Setup of job 101:
Design fadd_sub, start of the top module:
module fadd_sub(
  input logic        clk_i,
  input logic [31:0] operand_a,
  input logic [31:0] operand_b,
  output logic[31:0] result_o
);
Settings: LEC_CHECK=0, CAP_MARGIN=20, CORE_MARGIN=2, CORE_UTILIZATION=58, SLEW_MARGIN=20; clock period 6.48 ns.
run.sh (not shown) runs the stock make flow with config.mk's settings and CLKGATE_MAP_FILE=.
Job 101: GRT-0232 in 5_1_grt -> run aborted
### job 101 -> job 102
# job 101
export LEC_CHECK = 0
export CAP_MARGIN = 20
export CORE_MARGIN = 2
export CORE_UTILIZATION = 58
export SLEW_MARGIN = 20
create_clock -name core_clock -period 6.48 [get_ports {clk_i}]
# job 102
export LEC_CHECK = 0
export CAP_MARGIN = 20
export CORE_MARGIN = 2
export CORE_UTILIZATION = 65
export SETUP_SLACK_MARGIN = -0.13
export SLEW_MARGIN = 20
create_clock -name core_clock -period 10.1 [get_ports {clk_i}]
==> comparison <==
In job 102 the implementation completed, yet the final layout does not meet the checks, the culprit being setup timing.
The lower total die size of job 101 and job 102 is in job 102.
Going from job 101 to job 102, post-placement cell area went down 17%; sequential share of the synthesized area ~0 delta.
diff inputs: job 102 => job 103
# job 102
export LEC_CHECK = 0
export CAP_MARGIN = 20
export CORE_MARGIN = 2
export CORE_UTILIZATION = 65
export SETUP_SLACK_MARGIN = -0.13
export SLEW_MARGIN = 20
create_clock -name core_clock -period 10.1 [get_ports {clk_i}]
# job 103
export LEC_CHECK = 0
export CAP_MARGIN = 20
export CORE_MARGIN = 2
export CORE_UTILIZATION = 40
export SLEW_MARGIN = 20
create_clock -name core_clock -period 12.0 [get_ports {clk_i}]
Notes after the runs:
Job 102 and job 103: one clean run, job 103; the rest did not finish clean.
Against job 102, job 103 reports a combinational share of cell area that is higher.
On setup slack, the higher figure sits with job 103, not job 102.
Job 103 consumes less power than job 102 does.
Share of the final layout cell area in sequential cells ended up 0.45 points higher on job 103 than on job 102.
Ratio of final minimum period to clock period was lower in job 103 than in job 102.
Comparing job 102 and job 103, detailed route wirelength on metal2 is lower on job 102.
Going from job 102 to job 103, final non-filler cell area shrinks by 520 sq um.
### job 103 -> job 104
# job 103
export LEC_CHECK = 0
export CAP_MARGIN = 20
export CORE_MARGIN = 2
export CORE_UTILIZATION = 40
export SLEW_MARGIN = 20
create_clock -name core_clock -period 12.0 [get_ports {clk_i}]
# job 104
export LEC_CHECK = 0
export CAP_MARGIN = 20
export CORE_MARGIN = 2
export CORE_UTILIZATION = 23
export SLEW_MARGIN = 20
create_clock -name core_clock -period 18.6 [get_ports {clk_i}]
Against job 103, job 104 reports a slew at the pin with the worst max-slew slack that is higher. Area growth from synthesis to layout: job 104 > job 103. Final cycle utilization of the critical path came out lower on job 104 than on job 103.
Input changes introduced in job 105 (baseline for comparison: job 104):
# job 104
export LEC_CHECK = 0
export CAP_MARGIN = 20
export CORE_MARGIN = 2
export CORE_UTILIZATION = 23
export SLEW_MARGIN = 20
create_clock -name core_clock -period 18.6 [get_ports {clk_i}]
# job 105
export LEC_CHECK = 0
export CAP_MARGIN = 20
export CELL_PAD_IN_SITES_GLOBAL_PLACEMENT = 1
export CORE_MARGIN = 2
export CORE_UTILIZATION = 43
export SLEW_MARGIN = 20
create_clock -name core_clock -period 12.0 [get_ports {clk_i}]
Notes after the runs:
Compared with job 104, job 105 ends up with less cell area.
Pin count of the biggest net entering global routing (higher): job 104
Higher critical path depth among job 105 and job 104: job 105
Multi-input combinational gate total of job 105 is on par with job 104.

---

fadd_sub again, from the RTL that the note above started with.
make LEC_CHECK=0 CAP_MARGIN=20 CORE_MARGIN=2 CORE_UTILIZATION=70 CTS_CLUSTER_DIAMETER=205 CTS_CLUSTER_SIZE=36 SLEW_MARGIN=20 finish   # period 9.44 ns
The baseline stopped in global routing (5_1_grt) (GRT-0116).
Change:
--- a/flow/config.mk
+++ b/flow/config.mk
@@ -10,3 +10 @@
-export CORE_UTILIZATION = 70
-export CTS_CLUSTER_DIAMETER = 205
-export CTS_CLUSTER_SIZE = 36
+export CORE_UTILIZATION = 40
==> flow/constraint.sdc (replaced) <==
create_clock -name core_clock -period 11.7 [get_ports {clk_i}]
set_input_delay 2.3400 -clock core_clock [delete_from_list [all_inputs] [get_ports {clk_i}]]
set_output_delay 2.3400 -clock core_clock [all_outputs]
set_load 0.01 [all_outputs]
With this change the flow produced a clean layout.
Synthesized area stays the same.
Synthesized cell count does not change.
Die area went up by 72%.
Change:
--- a/flow/config.mk
+++ b/flow/config.mk
@@ -10 +10 @@
-export CORE_UTILIZATION = 40
+export CORE_UTILIZATION = 11
==> flow/constraint.sdc (replaced) <==
create_clock -name core_clock -period 12.8 [get_ports {clk_i}]
set_input_delay 2.5600 -clock core_clock [delete_from_list [all_inputs] [get_ports {clk_i}]]
set_output_delay 2.5600 -clock core_clock [all_outputs]
set_load 0.01 [all_outputs]
Effect: Routed wire length rises by 13%. Non-clock buffer count went down by 9. Final area is higher by 8.0%. Synthesized area does not change.
Change:
--- a/flow/config.mk
+++ b/flow/config.mk
@@ -10 +10,2 @@
-export CORE_UTILIZATION = 11
+export CORE_UTILIZATION = 70
+export CTS_CLUSTER_SIZE = 41
@@ -11,0 +13 @@
+export TNS_END_PERCENT = 5
==> flow/constraint.sdc (replaced) <==
create_clock -name core_clock -period 10.1 [get_ports {clk_i}]
set_input_delay 2.0200 -clock core_clock [delete_from_list [all_inputs] [get_ports {clk_i}]]
set_output_delay 2.0200 -clock core_clock [all_outputs]
set_load 0.01 [all_outputs]
Now the flow finished with negative setup slack left.
Cell area fell by 2.8%.
Hold slack gets worse by 0.56 ns.
Clock-buffer cell count fell by 3.
Critical path depth is unchanged.
Area after synthesis does not change.
Global-route usage rose by 42 points.
Sequential share of layout area rose by 0.31 points.
Utilization rose by 74 points.
Worst setup slack gets worse by 1.3 ns.
Via count rose by 17%.
Power figures rest on the tool's default switching activity, not on a simulated workload.
